==> inputs of tundra <==
## vedic_mult8_reg
module vedic_mult8_reg (
  input  wire        clk,
  input  wire [7:0]  a,
  input  wire [7:0]  b,
  output reg  [15:0] p
);
Settings: LEC_CHECK=0, ABC_AREA=1, CAP_MARGIN=40, CELL_PAD_IN_SITES_DETAIL_PLACEMENT=1, CORE_MARGIN=8, CORE_UTILIZATION=40, GPL_TIMING_DRIVEN=0, MAX_ROUTING_LAYER=met4, MIN_ROUTING_LAYER=met2, SETUP_SLACK_MARGIN=-0.29, SLEW_MARGIN=10, TNS_END_PERCENT=45; clock period 3.19 ns.
run.sh (not shown) runs the stock make flow with config.mk's settings and CLKGATE_MAP_FILE=.
==> nickel: changes against tundra <==
==> flow/config.mk (replaced) <==
export PLATFORM = sky130hd
export DESIGN_NAME = vedic_mult8_reg
export DESIGN_NICKNAME = vedic_mult8_reg
export VERILOG_FILES = /design/flow/design.v
export SDC_FILE = /design/flow/constraint.sdc
export NUM_CORES = 4
export LEC_CHECK = 0
export CAP_MARGIN = 5
export CORE_MARGIN = 2
export CORE_UTILIZATION = 72
export CTS_CLUSTER_SIZE = 15
export SLEW_MARGIN = 20
==> flow/constraint.sdc (replaced) <==
create_clock -name core_clock -period 2.87 [get_ports {clk}]
set_input_delay 0.5740 -clock core_clock [delete_from_list [all_inputs] [get_ports {clk}]]
set_output_delay 0.5740 -clock core_clock [all_outputs]
set_load 0.01 [all_outputs]
==> ember: changes against tundra <==
==> flow/config.mk (replaced) <==
export PLATFORM = sky130hd
export DESIGN_NAME = vedic_mult8_reg
export DESIGN_NICKNAME = vedic_mult8_reg
export VERILOG_FILES = /design/flow/design.v
export SDC_FILE = /design/flow/constraint.sdc
export NUM_CORES = 4
export LEC_CHECK = 0
export ABC_AREA = 0
export CAP_MARGIN = 20
export CORE_MARGIN = 2
export CORE_UTILIZATION = 40
export GPL_ROUTABILITY_DRIVEN = 0
export GPL_TIMING_DRIVEN = 1
export HOLD_SLACK_MARGIN = -0.03
export SLEW_MARGIN = 20
==> flow/constraint.sdc (replaced) <==
create_clock -name core_clock -period 5.1 [get_ports {clk}]
set_input_delay 1.0200 -clock core_clock [delete_from_list [all_inputs] [get_ports {clk}]]
set_output_delay 1.0200 -clock core_clock [all_outputs]
set_load 0.01 [all_outputs]
==> violet: changes against tundra <==
==> flow/config.mk (replaced) <==
export PLATFORM = sky130hd
export DESIGN_NAME = vedic_mult8_reg
export DESIGN_NICKNAME = vedic_mult8_reg
export VERILOG_FILES = /design/flow/design.v
export SDC_FILE = /design/flow/constraint.sdc
export NUM_CORES = 4
export LEC_CHECK = 0
export CAP_MARGIN = 20
export CORE_MARGIN = 2
export CORE_UTILIZATION = 62
export SLEW_MARGIN = 20
==> flow/constraint.sdc (replaced) <==
create_clock -name core_clock -period 4.58 [get_ports {clk}]
set_input_delay 0.9160 -clock core_clock [delete_from_list [all_inputs] [get_ports {clk}]]
set_output_delay 0.9160 -clock core_clock [all_outputs]
set_load 0.01 [all_outputs]
==> qor summary <==
item	tundra	ember	nickel	violet
Run status	complete, but fails checks	complete, no violations	aborted with a tool error	complete, but fails checks
Stage where the flow stopped	-	-	detailed placement	-
Layout check failures	setup timing	-	-	setup timing
TritonCTS clock tree	built	built	-	built
Hold Path Stages	3	1	-	1
Simple Share, Synth	0.166	0.154	0.154	0.154
Setup Viol. Count Final	11	0	-	6
Global routing usage summed across all routing layers	0.242	0.158	-	0.278
Num tapcells	108	102	-	70
Maximum net fanout on the critical path	4	5	-	4
Cycle use final	1.51	0.961	-	1.06
Number of instances resized during post-cts repair	31	1	-	54
Cell occurring most often along the worst timing path	inv_2	inv_1	-	-
Wirelength per Cell	14.6 µm	12.6 µm	-	16.4 µm
Net switching power	1190 µW	676 µW	-	910 µW
Final count of hold timing violations	0	0	-	0
Horizontal extent of the die	109 µm	94.1 µm	71.1 µm	76.4 µm
Flop2flop setup slack	-1.61 ns	0.20 ns	-	-0.29 ns
Synth-to-Final Area Change	28.4%	28.2%	-	35.4%
Internal power	1580 µW	1040 µW	-	1240 µW
Delay of the slowest critical-path stage	0.52 ns	0.54 ns	-	0.55 ns
Logic power comb	1880 µW	1130 µW	-	1530 µW
Worst setup EP type	flip-flop	flip-flop	-	flip-flop
Number of global-route vias before repair	4440	2469	-	2866
Number of cells in the finished layout apart from fillers	607	515	-	496
Post-placement cell count	600	503	-	484
Met2 Use GR	0.298	0.266	-	0.556
Layout Nets	608	521	-	534

* * *

==> inputs of run F <==
==> flow/design.v <==
module vedic_mult8_reg (
  input  wire        clk,
  input  wire [7:0]  a,
  input  wire [7:0]  b,
  output reg  [15:0] p
);
  reg  [7:0]  a_q, b_q;
  wire [15:0] prod;
  bit_8_vedic u_mult (.in1(a_q), .in2(b_q), .out(prod));
  always @(posedge clk) begin
    a_q <= a;
    b_q <= b;
    p   <= prod;
  end
endmodule

`timescale 1ns / 1ps
module bit_2_vedic(in1,in2,out);
input [1:0] in1,in2;
output [3:0] out;
wire pp1,pp2,pp3,pp4;
assign pp1=in1[0]&in2[0];
assign pp2=in1[1]&in2[0];
assign pp3=in1[0]&in2[1];
assign pp4=in1[1]&in2[1];
assign out=pp1+{pp2,1'b0}+{pp3,1'b0}+{pp4,2'b00};
endmodule
`timescale 1ns / 1ps
module bit_4_vedic(in1,in2,out);
input [3:0] in1,in2;
output [7:0] out;
wire [3:0] pp1,pp2,pp3,pp4;
bit_2_vedic b1(in1[1:0],in2[1:0],pp1);
bit_2_vedic b2(in1[1:0],in2[3:2],pp2);
bit_2_vedic b3(in1[3:2],in2[1:0],pp3);
bit_2_vedic b4(in1[3:2],in2[3:2],pp4);
assign out=pp1+{pp2,2'b00}+{pp3,2'b00}+{pp4,4'b0000};
endmodule
`timescale 1ns / 1ps
module bit_8_vedic(in1,in2,out);
input [7:0] in1,in2;
output [15:0] out;
wire [7:0] pp1,pp2,pp3,pp4;
bit_4_vedic a1(in1[3:0],in2[3:0],pp1);
bit_4_vedic a2(in1[3:0],in2[7:4],pp2);
bit_4_vedic a3(in1[7:4],in2[3:0],pp3);
bit_4_vedic a4(in1[7:4],in2[7:4],pp4);
assign out=pp1+{pp2,4'b0000}+{pp3,4'b0000}+{pp4,8'b00000000};
endmodule
==> flow/run.sh <==
#!/bin/bash
# the make line also repeats each setting of config.mk as NAME=value (left out here)
make -C /OpenROAD-flow-scripts/flow DESIGN_CONFIG=/design/flow/config.mk WORK_HOME=/design/flow/orfs CLKGATE_MAP_FILE= finish
==> flow/config.mk <==
export PLATFORM = sky130hd
export DESIGN_NAME = vedic_mult8_reg
export DESIGN_NICKNAME = vedic_mult8_reg
export VERILOG_FILES = /design/flow/design.v
export SDC_FILE = /design/flow/constraint.sdc
export NUM_CORES = 4
export LEC_CHECK = 0
export ABC_AREA = 1
export CAP_MARGIN = 20
export CORE_ASPECT_RATIO = 1.51
export CORE_MARGIN = 2
export CORE_UTILIZATION = 40
export CTS_CLUSTER_DIAMETER = 310
export CTS_CLUSTER_SIZE = 42
export PLACE_DENSITY = 0.37
export SLEW_MARGIN = 20
==> flow/constraint.sdc <==
create_clock -name core_clock -period 5.1 [get_ports {clk}]
set_input_delay 1.0200 -clock core_clock [delete_from_list [all_inputs] [get_ports {clk}]]
set_output_delay 1.0200 -clock core_clock [all_outputs]
set_load 0.01 [all_outputs]
==> run P: changes against run F <==
==> flow/config.mk (replaced) <==
export PLATFORM = sky130hd
export DESIGN_NAME = vedic_mult8_reg
export DESIGN_NICKNAME = vedic_mult8_reg
export VERILOG_FILES = /design/flow/design.v
export SDC_FILE = /design/flow/constraint.sdc
export NUM_CORES = 4
export LEC_CHECK = 0
export CAP_MARGIN = 20
export CORE_MARGIN = 2
export CORE_UTILIZATION = 57
export SETUP_SLACK_MARGIN = 0.9
export SLEW_MARGIN = 20
==> flow/constraint.sdc (replaced) <==
create_clock -name core_clock -period 3.41 [get_ports {clk}]
set_input_delay 0.6820 -clock core_clock [delete_from_list [all_inputs] [get_ports {clk}]]
set_output_delay 0.6820 -clock core_clock [all_outputs]
set_load 0.01 [all_outputs]
==> run A: changes against run F <==
==> flow/config.mk (replaced) <==
export PLATFORM = sky130hd
export DESIGN_NAME = vedic_mult8_reg
export DESIGN_NICKNAME = vedic_mult8_reg
export VERILOG_FILES = /design/flow/design.v
export SDC_FILE = /design/flow/constraint.sdc
export NUM_CORES = 4
export LEC_CHECK = 0
export ABC_AREA = 1
export CAP_MARGIN = 35
export CORE_MARGIN = 2
export CORE_UTILIZATION = 72
export CTS_CLUSTER_DIAMETER = 221
export CTS_CLUSTER_SIZE = 14
export SETUP_SLACK_MARGIN = -0.32
export SLEW_MARGIN = 20
==> flow/constraint.sdc (replaced) <==
create_clock -name core_clock -period 4.4 [get_ports {clk}]
set_input_delay 0.8800 -clock core_clock [delete_from_list [all_inputs] [get_ports {clk}]]
set_output_delay 0.8800 -clock core_clock [all_outputs]
set_load 0.01 [all_outputs]
==> run E: changes against run F <==
==> flow/config.mk (replaced) <==
export PLATFORM = sky130hd
export DESIGN_NAME = vedic_mult8_reg
export DESIGN_NICKNAME = vedic_mult8_reg
export VERILOG_FILES = /design/flow/design.v
export SDC_FILE = /design/flow/constraint.sdc
export NUM_CORES = 4
export LEC_CHECK = 0
export ABC_AREA = 0
export CAP_MARGIN = 20
export CORE_MARGIN = 9
export CORE_UTILIZATION = 40
export CTS_CLUSTER_DIAMETER = 347
export GPL_ROUTABILITY_DRIVEN = 0
export GPL_TIMING_DRIVEN = 1
export HOLD_SLACK_MARGIN = -0.03
export MIN_ROUTING_LAYER = met2
export SLEW_MARGIN = 20
==> results.cfg <==
; implementation run metrics
[finish]
nMultiInputCombCells = 249
largest_cell_class = multi-input combinational cells

[final_timing]
period_needed_ps = 4950
tightest_slew_ps = 392
final_max_slew_viol_count = 0
whs_ps = 524

[synthesis]
ys_seq_frac = 0.197
postSynthCellCount = 351

[hold_path]
hold_depth = 1

[run]
tool_warnings = 26

[run_status]
outcome = finished clean

[clocking]
cts_tree = done

[floorplan]
rows = 32
num_tap_cells = 102

[setup_path]
startpoint = b_q[1]
endpoint = p[14]

[route]
diodes = 0

[power_and_ir_drop]
p_int_mw = 1.06
Source of the figures above: run E

==> results.cfg <==
; implementation run metrics
[synthesis]
postSynthCellCount = 460
ys_seq_frac = 0.186

[setup_path]
endpoint = p[15]
cpLargestDelayFamily = adder cells
startpoint = a_q[3]

[clocking]
cts_tree = done

[final_timing]
final_max_slew_viol_count = 0
tightest_slew_ps = 378
period_needed_ps = 4820
whs_ps = 608

[placed_design]
placed_area_sq_mm = 0.00394
dp_hpwl_um = 6580

[route]
dr.first_iter.drc_count = 61
num_vias = 2739

[finish]
nMultiInputCombCells = 276
largest_cell_class = multi-input combinational cells

[run_status]
outcome = finished clean

[floorplan]
num_tap_cells = 107

[power_and_ir_drop]
p_int_mw = 1.04

[run]
tool_warnings = 28

[hold_path]
hold_depth = 3
Source of the figures above: run F

==> results.cfg <==
; generated from flow reports
[synthesis]
ys_seq_frac = 0.186
edf_count = 0
avgSynthCellArea_sq_um = 7.47
synth_flops = 32
largest_area_cell = ha_1
postSynthCellCount = 460
yosysWarningCount = 1

[placed_design]
placed_area_sq_mm = 0.00402
dp_hpwl_um = 6270
io_buffers = 32
pre_cts_slack_ps = -682

[run_status]
outcome = aborted with a tool error
stop_stage = global routing (5_1_grt)
first-error = [ERROR DPL-0033] detailed placement checks failed during check placement.

[clocking]
cts_setup_buffers = 4
cts-buffers-inserted = 5

[floorplan]
boundaryPins = 33
rows = 25
core_sq_mm = 0.00466
Source of the figures above: run A

==> results.cfg <==
; implementation run metrics
[floorplan]
num_tap_cells = 72
rows = 27

[final_timing]
final_max_slew_viol_count = 0
tightest_slew_ps = 273
whs_ps = 526
layout_setup_ws_ps = -1420
setup_viol = 10

[setup_path]
startpoint = a_q[0]
endpoint = p[15]

[synthesis]
synth-simple-area-share = 0.154
ys_seq_frac = 0.197
postSynthCellCount = 351

[run_status]
so_faults = negative setup slack
outcome = failed layout checks

[power_and_ir_drop]
p_int_mw = 1.75

[run]
tool_warnings = 31

[clocking]
cts_tree = done

[hold_path]
hold_depth = 1

[finish]
nMultiInputCombCells = 249

[route]
diodes = 0
Source of the figures above: run P

Power is estimated from default activity; no workload was simulated.
